Setup of v24:
Design battle_ship, start of the top module:
module battle_ship(
      input wire clk,			 
      input wire clr,
      input wire btnU,
      input wire btnD,
      input wire btnR,
      input wire btnL,
      input wire sel,
	    input sw,
      output wire [2:0] red,	 
      output wire [2:0] green,   
      output wire [1:0] blue,	     
      output wire [3:0] an,
      output wire [7:0] seg,
      output wire hsync,		 
      output wire vsync			 
	);
Settings: LEC_CHECK=0, CAP_MARGIN=20, CORE_ASPECT_RATIO=0.64, CORE_MARGIN=9, CORE_UTILIZATION=40, GPL_ROUTABILITY_DRIVEN=0, MAX_ROUTING_LAYER=met4, SLEW_MARGIN=20, TNS_END_PERCENT=75; clock period 10.0 ns.
run.sh (not shown) runs the stock make flow with config.mk's settings and CLKGATE_MAP_FILE=.
Changes in v50 relative to v24:
- CORE_ASPECT_RATIO removed (was 0.64)
- TNS_END_PERCENT removed (was 75)
- MAX_ROUTING_LAYER removed (was met4)
[summary]
Diff v24 -> v50 | chip area | decrease of 170 um^2
In the flow results for v24 and v50, the sequential share of power is smaller on v50.
v50 against v24: routed wirelength normalized by instance count saw a decrease; total power up 7.2%; final worst slack saw an increase.
Detailed-routed wire length on met2 of v50 exceeds that of v24 by more than 10%.
Non-clock buffer count in v50 vs v24: down 1
The inputs of v59 differ from those of v50 as listed below.
- CTS_CLUSTER_SIZE newly set to 58
- CAP_MARGIN changed from 20 to 25
- GPL_ROUTABILITY_DRIVEN changed from 0 to 1
- GPL_TIMING_DRIVEN newly set to 1
- ABC_AREA newly set to 0
- PLACE_DENSITY_LB_ADDON newly set to 0.3
- CORE_ASPECT_RATIO newly set to 1.85
- CORE_MARGIN changed from 9 to 2
- TNS_END_PERCENT newly set to 70
--- outcome ---
Comparing v59 against v50, there is no change at all in reported max-cap violation count. Sequential power of v59 is on par with v50. The largest clock skew in the final design on v50 is in line with that on v59. v59: done, clean on timing, DRC and antenna. Relative contribution of the clock network to total power, v59 and v50, higher one = v50. v59 against v50: headroom to the max-slew limit has decreased, total power now smaller, well-tap cell count went down 5.6%.
Relative to v59, the following input files were edited for v18:
- putting CELL_PAD_IN_SITES_GLOBAL_PLACEMENT at 0 where nothing was set
- clearing ABC_AREA, which used to be 0
- swapping 25 for 0 in CAP_MARGIN
- swapping 58 for 91 in CTS_CLUSTER_SIZE
- clearing GPL_TIMING_DRIVEN, which used to be 1
- swapping 2 for 10 in CORE_MARGIN
- putting MAX_ROUTING_LAYER at met5 where nothing was set
- swapping 1.85 for 0.64 in CORE_ASPECT_RATIO
- swapping 70 for 75 in TNS_END_PERCENT
- swapping 1 for 0 in GPL_ROUTABILITY_DRIVEN
- swapping 40 for 51 in CORE_UTILIZATION
- swapping 0.3 for 0.18 in PLACE_DENSITY_LB_ADDON
- putting CELL_PAD_IN_SITES_DETAIL_PLACEMENT at 1 where nothing was set
==> results <==
v18 ended with every stage complete and zero timing, DRC or antenna violations. | final cell count | v18 vs v59 | 81 lower |. In v18, the core box area came out about 21% below the value in v59. Diff v59 -> v18: proportion of cell area occupied by registers +0.27 points, first-pass iteration count of the detailed router picked up an extra 3. Of v18 and v59, the run reporting the higher global-route track usage on met2 was v59. Lower worst setup slack goes to v18 over v59.

run A:
battle_ship again, from the RTL that the note above started with.
clock: 10.0 ns
lec_check: 0
abc_area: 1
cap_margin: 35
core_aspect_ratio: 1.54
core_margin: 2
core_utilization: 40
cts_cluster_size: 88
gpl_routability_driven: 0
gpl_timing_driven: 0
place_density_lb_addon: 0.3
slew_margin: 20
tns_end_percent: 70
### run A -> run B
- ABC_AREA no longer set, was 1
- TNS_END_PERCENT no longer set, was 70
- CAP_MARGIN now 20, was 35
- GPL_TIMING_DRIVEN no longer set, was 0
- CTS_CLUSTER_SIZE no longer set, was 88
- CORE_ASPECT_RATIO no longer set, was 1.54
- GPL_ROUTABILITY_DRIVEN no longer set, was 0
- PLACE_DENSITY_LB_ADDON no longer set, was 0.3
- the clock period (ns, I/O delays scaled along) now 3.92, was 10.0
### Flow results
- Run B reached the final stage; the timing, DRC and antenna checks on its layout passed.
- Instance tally after logic synthesis of run B falls short of that of run A by more than 10%.
- Simple-gate share of the synthesized area in run B is 1.9 points below run A.
- Delay contributed by the slowest stage of the critical path (run B over run A): decrease, 0.12 ns
- Against run A, run B comes in 2.84 ns lower on arrival time at the worst endpoint.
## Diff of input files: run C against run B
- putting PLACE_DENSITY_LB_ADDON at 0.3 where nothing was set
- putting ABC_AREA at 1 where nothing was set
- swapping 3.92 for 10.0 in the clock period (ns, I/O delays scaled along)
Results
- Run C: all stages complete, timing, DRC and antenna checks passed
- As far as cell depth of the worst min-delay path goes, run C and run B are indistinguishable; the numbers are identical.
- Slew at the pin with the worst max-slew slack: run C > run B
- Run C reports its capturing instance or port of the critical path as confirm_select.pships[26]$_SDFFE_PP0P_ while run B reports myDisplay.red[1]$_SDFF_PP0_.
- The wire length of the first global-routing pass of run C was superior to that of run B.
The inputs of run D differ from those of run C as listed below.
- CTS_CLUSTER_SIZE newly set to 58
- CORE_ASPECT_RATIO newly set to 1.54
- CAP_MARGIN changed from 20 to 25
- GPL_TIMING_DRIVEN newly set to 0
- TNS_END_PERCENT newly set to 70
- GPL_ROUTABILITY_DRIVEN newly set to 1
[summary]
From run C to run D the numbers moved as follows: latest clock arrival within the worst-skew pair down 0.02 ns; remaining max-slew budget at the tightest pin up 6.4 points; worst-margin pin slew down 0.097 ns; maximum clock skew at final layout up 0.0094 ns; number of antenna violations at the first check in global routing down 1. In terms of sequential share of layout area, run C and run D differ only marginally. Of the two candidates, run C has the worse total power and run D the better one.
#### Input delta (run E over run D)
- ABC_AREA no longer set, was 1
- CAP_MARGIN now 0, was 25
- GPL_TIMING_DRIVEN no longer set, was 0
- CORE_UTILIZATION now 19, was 40
- PLACE_DENSITY_LB_ADDON no longer set, was 0.3
- GPL_ROUTABILITY_DRIVEN now 0, was 1
- CORE_ASPECT_RATIO now 0.64, was 1.54
- MAX_ROUTING_LAYER now met5, previously not set
- CTS_CLUSTER_SIZE now 91, was 58
- TNS_END_PERCENT now 75, was 70
- CORE_MARGIN now 10, was 2
- CELL_PAD_IN_SITES_DETAIL_PLACEMENT now 1, previously not set
==> comparison <==
Run E ran to completion and came out clean on the timing, DRC and antenna checks. The higher placeable core region came out of run E. When run E is measured against run D, its post-synthesis cell type count turns out 78% higher. | final hold slack | higher: run E |. Run E ended up with a lower flop share of the area than run D did. Compared with run D, run E improves post-route total power. On highest attainable clock frequency, the lower figure sits with run D, not run E. Largest net degree at the start of global routing: run E vs run D up 82. Run E vs run D, total iterations of the first detailed-routing run went up by 2. Wire length the detailed router placed on met1 up 7.6 mm in run E wrt run D.

battle_ship again, from the RTL that the note above started with.
==> flow/config.mk <==
export PLATFORM = sky130hd
export DESIGN_NAME = battle_ship
export DESIGN_NICKNAME = battle_ship
export VERILOG_FILES = /design/flow/design.v
export SDC_FILE = /design/flow/constraint.sdc
export NUM_CORES = 4
export LEC_CHECK = 0
export CAP_MARGIN = 0
export CELL_PAD_IN_SITES_DETAIL_PLACEMENT = 1
export CELL_PAD_IN_SITES_GLOBAL_PLACEMENT = 1
export CORE_ASPECT_RATIO = 1.69
export CORE_MARGIN = 4
export CORE_UTILIZATION = 61
export CTS_CLUSTER_DIAMETER = 125
export CTS_CLUSTER_SIZE = 70
export GPL_ROUTABILITY_DRIVEN = 1
export GPL_TIMING_DRIVEN = 0
export MAX_ROUTING_LAYER = met5
export PLACE_DENSITY_LB_ADDON = 0.14
export SETUP_SLACK_MARGIN = 0.22
export SLEW_MARGIN = 20
export TNS_END_PERCENT = 5
==> flow/constraint.sdc <==
create_clock -name core_clock -period 6.64 [get_ports {clk}]
set_input_delay 1.3280 -clock core_clock [delete_from_list [all_inputs] [get_ports {clk}]]
set_output_delay 1.3280 -clock core_clock [all_outputs]
set_load 0.01 [all_outputs]
The first run ended with an error in 3_3_place_gp with FLW-0024.
Then changed:
Settings changed: CAP_MARGIN 0 to 20, CELL_PAD_IN_SITES_DETAIL_PLACEMENT 1 to default, CORE_ASPECT_RATIO 1.69 to 1.64, CORE_MARGIN 4 to 2, CTS_CLUSTER_DIAMETER 125 to default, CTS_CLUSTER_SIZE 70 to 23, GPL_ROUTABILITY_DRIVEN 1 to default, GPL_TIMING_DRIVEN 0 to default, MAX_ROUTING_LAYER met5 to default, SETUP_SLACK_MARGIN 0.22 to -0.0, TNS_END_PERCENT 5 to 85.
Clock period 6.64 ns to 6.4 ns, I/O delays scaled along.
After rerunning:
- The changed run ran to the end with no violations
- synthesized cell count is unchanged
- die area decreases by 5.1%
- area after synthesis is unchanged
Then changed:
Settings changed: ABC_AREA from default to 1, CELL_PAD_IN_SITES_GLOBAL_PLACEMENT 1 to 0, CORE_UTILIZATION 61 to 69, CTS_CLUSTER_DIAMETER from default to 206, SETUP_SLACK_MARGIN -0.0 to 0.53.
Clock period 6.4 ns to 3.91 ns, I/O delays scaled along.
After rerunning: This time the run died in 5_1_grt; synthesized area stays flat; synthesized cell count rises by about a fifth; die area falls by roughly a tenth.

Starting RTL as in the previous note.
## battle_ship
module battle_ship(
      input wire clk,			 
      input wire clr,
      input wire btnU,
      input wire btnD,
      input wire btnR,
      input wire btnL,
      input wire sel,
	    input sw,
      output wire [2:0] red,	 
      output wire [2:0] green,   
      output wire [1:0] blue,	     
      output wire [3:0] an,
      output wire [7:0] seg,
      output wire hsync,		 
      output wire vsync			 
	);
	wire clock_4Hz = clk;
	wire clock_25Mhz = clk;
	wire turn;
	wire phase;
  wire finish;
	wire [27: 0] pships;
	wire [27: 0] cships;
  wire [27: 0] c_curr_guess;
  wire [27: 0] p_curr_guess;
	assign cships = 28'b1000000100010000000000010000;
	wire db_btnR;
	wire db_btnL;
	wire db_btnU;
	wire db_btnD;
	wire db_btnSel;
	wire db_btnRst;
	debouncer db_r(
    .clk (clock_4Hz),
		.rst (clr),
    .btn_in (btnR),
    .btn_out (db_btnR)
	);
	debouncer db_l(
		.clk (clock_4Hz),
		.rst (clr),
		.btn_in (btnL),
		.btn_out (db_btnL)
	);
	debouncer db_u(
		.clk (clock_4Hz),
		.rst (clr),
		.btn_in (btnU),
		.btn_out (db_btnU)
	);
	debouncer db_d(
		.clk (clock_4Hz),
		.rst (clr),
		.btn_in (btnD),
		.btn_out (db_btnD)
	);
	debouncer db_sel(
		.clk (clock_4Hz),
		.rst (clr),
		.btn_in (sel),
		.btn_out (db_btnSel)
	);
  ...
export LEC_CHECK = 0
export CAP_MARGIN = 20
export CORE_MARGIN = 2
export CORE_UTILIZATION = 71
export CTS_CLUSTER_SIZE = 46
export PLACE_DENSITY = 0.65
export SETUP_SLACK_MARGIN = 1.67
export SLEW_MARGIN = 20
create_clock -name core_clock -period 6.78 [get_ports {clk}]
Next try:
Settings changed: CORE_UTILIZATION 71 to 33, CTS_CLUSTER_SIZE 46 to default, PLACE_DENSITY 0.65 to default, SETUP_SLACK_MARGIN 1.67 to default.
Clock period 6.78 ns to 13.4 ns, I/O delays scaled along.
What happened:
- The new run ran to the end with no violations
- total power decreases by 50%
- cell count climbs by 13%
- via count fell by 7.8%
- count of clock-buffer cells in the layout does not change
- worst setup slack improves by 6.1 ns
- first-iteration DRC count drops by 44%
- synthesized area stays the same

red:
battle_ship again, from the RTL that the note above started with.
clock: 3.47 ns
lec_check: 0
cap_margin: 15
cell_pad_in_sites_detail_placement: 2
cell_pad_in_sites_global_placement: 1
core_aspect_ratio: 1.69
core_margin: 4
core_utilization: 61
cts_cluster_size: 23
gpl_routability_driven: 0
max_routing_layer: met4
place_density_lb_addon: 0.14
setup_slack_margin: 0.22
slew_margin: 20
tns_end_percent: 70
No final results exist for red, since it was stopped by error FLW-0024 during global placement without I/O.
Input-level comparison between blue and red:
Settings: a deleted PLACE_DENSITY_LB_ADDON that had been 0.14; a change of CORE_UTILIZATION from 61 to 59; a change of CAP_MARGIN from 15 to 20; a deleted MAX_ROUTING_LAYER that had been met4; a change of CORE_MARGIN from 4 to 2; a deleted CELL_PAD_IN_SITES_GLOBAL_PLACEMENT that had been 1; a deleted SETUP_SLACK_MARGIN that had been 0.22; a deleted CORE_ASPECT_RATIO that had been 1.69; a deleted TNS_END_PERCENT that had been 70; a deleted GPL_ROUTABILITY_DRIVEN that had been 0; a deleted CTS_CLUSTER_SIZE that had been 23; a deleted CELL_PAD_IN_SITES_DETAIL_PLACEMENT that had been 2; a change of the clock period (ns, I/O delays scaled along) from 3.47 to 5.4.
==> results <==
For red, the flow was terminated by a tool error in global placement without I/O and produced no final design. blue: done, clean on timing, DRC and antenna. [compare] base=red new=blue: vertical die dimension fell about 23%; die size fell 2.2%; count of cell types in the netlist about even; synthesized area about even.
Setup changes, blue to green
Settings: a change of CORE_UTILIZATION from 59 to 56; a change of the clock period (ns, I/O delays scaled along) from 5.4 to 5.21.
==> results <==
Compared with blue, green improves first-iteration DRC count. Measured against each other, blue and green differ in first-pass GRT wire length, the lower figure coming from blue. blue and green ended up with nearly the same total instance count after detailed placement. The total cell area at the placement stage on green is in line with that on blue. On green: global-route usage is 2.3 points lower than what blue gave. green vs. blue: die area saw an increase, worst hold-check slack went down 11 ps, worst path buffer plus inverter count went down. Taking blue as the reference, in green detail-routed via count per cell lower, global-route met1 utilization lower.
> inputs changed (green -> orange)
Settings: a change of CORE_UTILIZATION from 56 to 40; an added SETUP_SLACK_MARGIN of 0.08; a change of the clock period (ns, I/O delays scaled along) from 5.21 to 4.75.
Results
Both conditions hold for orange: the flow ran to the end and the final layout passed the timing, DRC and antenna checks.
orange: clock-buffer cell count about 8% below green
Amount of wire on met3 after detailed routing was higher in the run labelled green.
Lower area overhead of the layout relative to synthesis among orange and green: green
Lower minimum period implied by the final worst setup slack was reported by orange, not green.
Total power went up by more than 10% going from green to orange.
Setup WNS green -> orange: worse
On hold slack, orange and green are basically level.
## Diff of input files: purple against orange
Settings: a deleted SETUP_SLACK_MARGIN that had been 0.08; an added ABC_AREA of 1; a change of CORE_UTILIZATION from 40 to 72; a change of the clock period (ns, I/O delays scaled along) from 4.75 to 4.46.
## What came out
When purple is measured against orange, its gate count after technology mapping turns out 343 higher.
| area after synthesis | purple vs orange | ≈ equal |
orange -> purple: register bit total from synthesis delta 0, exact match
purple terminated abnormally: global routing reported GRT-0232.
Relative to orange, mean post-synth cell area has decreased by about 16% in purple.
Looking at estimated wirelength of the detail-placed design, purple sits about 12% lower than orange does.

Setup of job 7781:
battle_ship again, from the RTL that the note above started with.
==> flow/design.v (excerpt) <==
module battle_ship(
      input wire clk,			 
      input wire clr,
      input wire btnU,
      input wire btnD,
      input wire btnR,
      input wire btnL,
      input wire sel,
	    input sw,
      output wire [2:0] red,	 
      output wire [2:0] green,   
      output wire [1:0] blue,	     
      output wire [3:0] an,
      output wire [7:0] seg,
      output wire hsync,		 
      output wire vsync			 
	);
Settings: LEC_CHECK=0, CAP_MARGIN=30, CELL_PAD_IN_SITES_DETAIL_PLACEMENT=2, CELL_PAD_IN_SITES_GLOBAL_PLACEMENT=1, CORE_ASPECT_RATIO=1.69, CORE_MARGIN=4, CORE_UTILIZATION=61, CTS_CLUSTER_SIZE=23, GPL_ROUTABILITY_DRIVEN=1, MAX_ROUTING_LAYER=met4, PLACE_DENSITY_LB_ADDON=0.14, SETUP_SLACK_MARGIN=0.22, SLEW_MARGIN=20, TNS_END_PERCENT=5; clock period 3.47 ns.
Job 7781 did not finish; a tool error ended it in 3_1_place_gp_skip_io.
What job 7909 does differently from job 7781 at the input level:
==> flow/config.mk <==
export PLATFORM = sky130hd
export DESIGN_NAME = battle_ship
export DESIGN_NICKNAME = battle_ship
export VERILOG_FILES = /design/flow/design.v
export SDC_FILE = /design/flow/constraint.sdc
export NUM_CORES = 4
export LEC_CHECK = 0
export CAP_MARGIN = 20
export CORE_MARGIN = 2
export CORE_UTILIZATION = 40
export SLEW_MARGIN = 20
==> flow/constraint.sdc <==
create_clock -name core_clock -period 10.0 [get_ports {clk}]
set_input_delay 2.0000 -clock core_clock [delete_from_list [all_inputs] [get_ports {clk}]]
set_output_delay 2.0000 -clock core_clock [all_outputs]
set_load 0.01 [all_outputs]
### Flow results
- Job 7909 completed; timing, DRC and antenna clean
- Going from job 7781 to job 7909, floorplan utilization now sits lower; die area rose 43%; overall die height lost about 7%.
- Job 7781 -> job 7909: multiplexer area fraction after synthesis delta 0, exact match
diff inputs: job 7909 => job 5018
--- a/flow/config.mk
+++ b/flow/config.mk
@@ -7,5 +7,12 @@
 export LEC_CHECK = 0
-export CAP_MARGIN = 20
-export CORE_MARGIN = 2
-export CORE_UTILIZATION = 40
+export CAP_MARGIN = 0
+export CELL_PAD_IN_SITES_DETAIL_PLACEMENT = 1
+export CELL_PAD_IN_SITES_GLOBAL_PLACEMENT = 2
+export CORE_ASPECT_RATIO = 0.64
+export CORE_MARGIN = 10
+export CORE_UTILIZATION = 51
+export CTS_CLUSTER_SIZE = 91
+export GPL_ROUTABILITY_DRIVEN = 0
+export MAX_ROUTING_LAYER = met4
 export SLEW_MARGIN = 20
+export TNS_END_PERCENT = 75
In job 5018 relative to job 7909, chip height had gone down by more than 10%. In the tables for job 7909 and job 5018, share of the core filled by cells before placement reads higher with job 5018. Job 5018 packs its core more tightly than job 7909. Comparing job 7909 and job 5018, worst setup slack is higher on job 7909. Job 5018 against job 7909: part of the total power dissipated in combinational logic higher, distinct cell type count after synthesis roughly the same, post-detailed-routing wire length higher, hold slack higher. The die size in job 5018 was lower than what job 7909 gave. Between job 7909 and job 5018, the number of tap cells inserted is higher for job 7909.
Input-level comparison between job 522 and job 5018:
==> flow/config.mk <==
export PLATFORM = sky130hd
export DESIGN_NAME = battle_ship
export DESIGN_NICKNAME = battle_ship
export VERILOG_FILES = /design/flow/design.v
export SDC_FILE = /design/flow/constraint.sdc
export NUM_CORES = 4
export LEC_CHECK = 0
export CAP_MARGIN = 20
export CORE_MARGIN = 2
export CORE_UTILIZATION = 66
export SLEW_MARGIN = 20
==> flow/constraint.sdc <==
create_clock -name core_clock -period 3.43 [get_ports {clk}]
set_input_delay 0.6860 -clock core_clock [delete_from_list [all_inputs] [get_ports {clk}]]
set_output_delay 0.6860 -clock core_clock [all_outputs]
set_load 0.01 [all_outputs]
Notes after the runs:
- Job 522: complete, dirty (setup timing)
- On met3 layer usage reported by global route, the higher figure sits with job 522, not job 5018.
- When job 522 is set beside job 5018, its area added between synthesis and finish turns out to be 19 points larger.
- Job 522 vs. job 5018: latest clock arrival within the worst-skew pair went down by 0.03 ns.
- From job 5018 to job 522 the numbers moved as follows: average wire per cell in the routed design went down 4.0%; die size went down 12000 um^2; routed wire length went up about 5%; area after synthesis held.
- Fmax | job 522 vs job 5018 | job 522 faster
- [job 522] global-route track usage on met2 rose 34 points relative to job 5018
Power is estimated from default activity; no workload was simulated.
